== build 15 ==
// RNG
module RNG(
    input               CLK,
    input               RST,
    input               RND_IN,
    output reg [7:0]    OUT,
    output reg          WE,
    input               FULL
);
reg [7:0]           RND_DAT;
reg [2:0]           RND_SHIFT;
reg                 RND_CNT;
reg [15:0]          start;
reg                 tog;
reg                 rd;
reg                 rd_ok;
reg                 init;
reg [63:0]          l0_0;
reg [64:0]          l0_1;
reg [65:0]          l0_2;
reg [63:0]          l1_0;
reg [64:0]          l1_1;
reg [65:0]          l1_2;
reg [63:0]          l2_0;
reg [64:0]          l2_1;
reg [65:0]          l2_2;
reg [63:0]          l3_0;
reg [64:0]          l3_1;
reg [65:0]          l3_2;
reg [63:0]          l4_0;
reg [64:0]          l4_1;
reg [65:0]          l4_2;
reg [63:0]          l5_0;
reg [64:0]          l5_1;
reg [65:0]          l5_2;
reg [63:0]          l6_0;
reg [64:0]          l6_1;
reg [65:0]          l6_2;
reg [63:0]          l7_0;
reg [64:0]          l7_1;
reg [65:0]          l7_2;
  ...
Size in the first run: about 6000 cells after synthesis, ~13 I/O pins, ~67000 µm² of cells after synthesis.
make LEC_CHECK=0 CAP_MARGIN=20 CELL_PAD_IN_SITES_DETAIL_PLACEMENT=0 CORE_ASPECT_RATIO=0.73 CORE_MARGIN=2 CORE_UTILIZATION=72 CTS_CLUSTER_DIAMETER=370 CTS_CLUSTER_SIZE=26 GPL_TIMING_DRIVEN=1 MAX_ROUTING_LAYER=met5 PLACE_DENSITY_LB_ADDON=0.05 SETUP_SLACK_MARGIN=0.72 SLEW_MARGIN=40 finish   # period 2.42 ns
run.sh (not shown) runs the stock make flow with config.mk's settings and CLKGATE_MAP_FILE=.
[build 15] flow finished | final checks: failed | reasons: negative setup slack
> inputs changed (build 15 -> build 65)
==> flow/config.mk <==
export PLATFORM = sky130hd
export DESIGN_NAME = RNG
export DESIGN_NICKNAME = RNG
export VERILOG_FILES = /design/flow/design.v
export SDC_FILE = /design/flow/constraint.sdc
export NUM_CORES = 4
export LEC_CHECK = 0
export CAP_MARGIN = 20
export CORE_MARGIN = 2
export CORE_UTILIZATION = 9
export PLACE_DENSITY = 0.6
export SLEW_MARGIN = 20
==> flow/constraint.sdc <==
create_clock -name core_clock -period 5.61 [get_ports {CLK}]
set_input_delay 1.1220 -clock core_clock [delete_from_list [all_inputs] [get_ports {CLK}]]
set_output_delay 1.1220 -clock core_clock [all_outputs]
set_load 0.01 [all_outputs]
==> results <==
- Run comparison: build 15 capture point of the worst path l7_1[40]$_DFFE_PP_; build 65 capture point of the worst path l1_1[38]$_DFFE_PP_
- In the tables for build 65 and build 15, clock buffer count in the final layout reads lower with build 15.
- NOTE: hold slack in build 65 exceeds that of build 15
- Relative to build 15, portion of total power attributed to combinational logic has gone down in build 65.
- Taking build 15 over build 65, the number of signal-net buffers in the layout ratio works out to 5.8.
- Build 65 reports a higher H-tree depth than build 15 does.
- Build 65 | status: complete | timing, DRC, antenna: pass
- Delta (build 65 minus build 15): arrival time of the worst setup path has increased; placed standard-cell area increased by 8.9% relative to the old numbers.
Edits applied to the flow inputs when going from build 65 to build 66:
diff --git a/flow/config.mk b/flow/config.mk
--- a/flow/config.mk
+++ b/flow/config.mk
@@ -9,3 +9,3 @@
 export CORE_MARGIN = 2
-export CORE_UTILIZATION = 9
+export CORE_UTILIZATION = 40
 export PLACE_DENSITY = 0.6
==> flow/constraint.sdc <==
create_clock -name core_clock -period 3.64 [get_ports {CLK}]
set_input_delay 0.7280 -clock core_clock [delete_from_list [all_inputs] [get_ports {CLK}]]
set_output_delay 0.7280 -clock core_clock [all_outputs]
set_load 0.01 [all_outputs]
==> results <==
Fraction of power consumed by combinational cells of build 66 is on par with build 65.
The flow did not stop early for build 66: all stages ran, and the layout cleared the timing, DRC and antenna checks.
Build 66 improves on build 65 in final wirelength.
Worst min-delay path category: in -> reg -> build 66, reg -> reg -> build 65
In the metrics for build 66 and build 65, the one carrying the lower actual slew at the worst max-slew pin is build 65.
The final reports for build 66 and build 65 show total chip power higher in the former.
The number of fillers in the final layout reported for build 66 is smaller than that of build 65 by 82%.
Relative to build 66, the following input files were edited for build 91:
diff --git a/flow/config.mk b/flow/config.mk
--- a/flow/config.mk
+++ b/flow/config.mk
@@ -9,4 +9,3 @@
 export CORE_MARGIN = 2
-export CORE_UTILIZATION = 40
-export PLACE_DENSITY = 0.6
+export CORE_UTILIZATION = 58
 export SLEW_MARGIN = 20
==> flow/constraint.sdc <==
create_clock -name core_clock -period 2.65 [get_ports {CLK}]
set_input_delay 0.5300 -clock core_clock [delete_from_list [all_inputs] [get_ports {CLK}]]
set_output_delay 0.5300 -clock core_clock [all_outputs]
set_load 0.01 [all_outputs]
## What came out
Taking build 66 as the reference, in build 91 maximum VDD drop saw an increase, post-route standard cell area excluding fillers now sits higher, timing-limited maximum frequency up 72 MHz. or3b_2 as the critical path's slowest cell was reported by build 66, and or3b_4 by build 91.

## run A
RNG again, from the RTL that the note above started with.
Settings: LEC_CHECK=0, ABC_AREA=1, CAP_MARGIN=40, CORE_MARGIN=2, CORE_UTILIZATION=72, CTS_CLUSTER_DIAMETER=372, CTS_CLUSTER_SIZE=10, PLACE_DENSITY=0.6, SETUP_SLACK_MARGIN=0.42, SLEW_MARGIN=20; clock period 2.02 ns.
Run A ran in full, but the layout does not pass; the checks complain about negative setup slack.
Relative to run A, the following input files were edited for run B:
Settings: removing SETUP_SLACK_MARGIN (formerly 0.42); removing CTS_CLUSTER_DIAMETER (formerly 372); changing CORE_UTILIZATION from 72 to 60; removing CTS_CLUSTER_SIZE (formerly 10); removing ABC_AREA (formerly 1); changing CAP_MARGIN from 40 to 20; changing the clock period (ns, I/O delays scaled along) from 2.02 to 3.64.
==> comparison <==
Relative to run A, chip area line of the yosys report has decreased by 0.38% in run B.
Diff run A -> run B: met3 capacity usage during global routing shows a reduction of 1.5 points, cell area shows a reduction of 6.7%.
In run A the implementation completed, yet the final layout does not meet the checks, the culprit being negative setup slack.
The flow did not stop early for run B: all stages ran, and the layout cleared the timing, DRC and antenna checks.
Run B against run A: combinational fraction of design power moved down; number of nets produced by synthesis down about 4%; row count picked up an extra 10.
Worst path setup slack after routing (run B over run A): increase, 0.57 ns
Power and IR drop assume default switching activity.
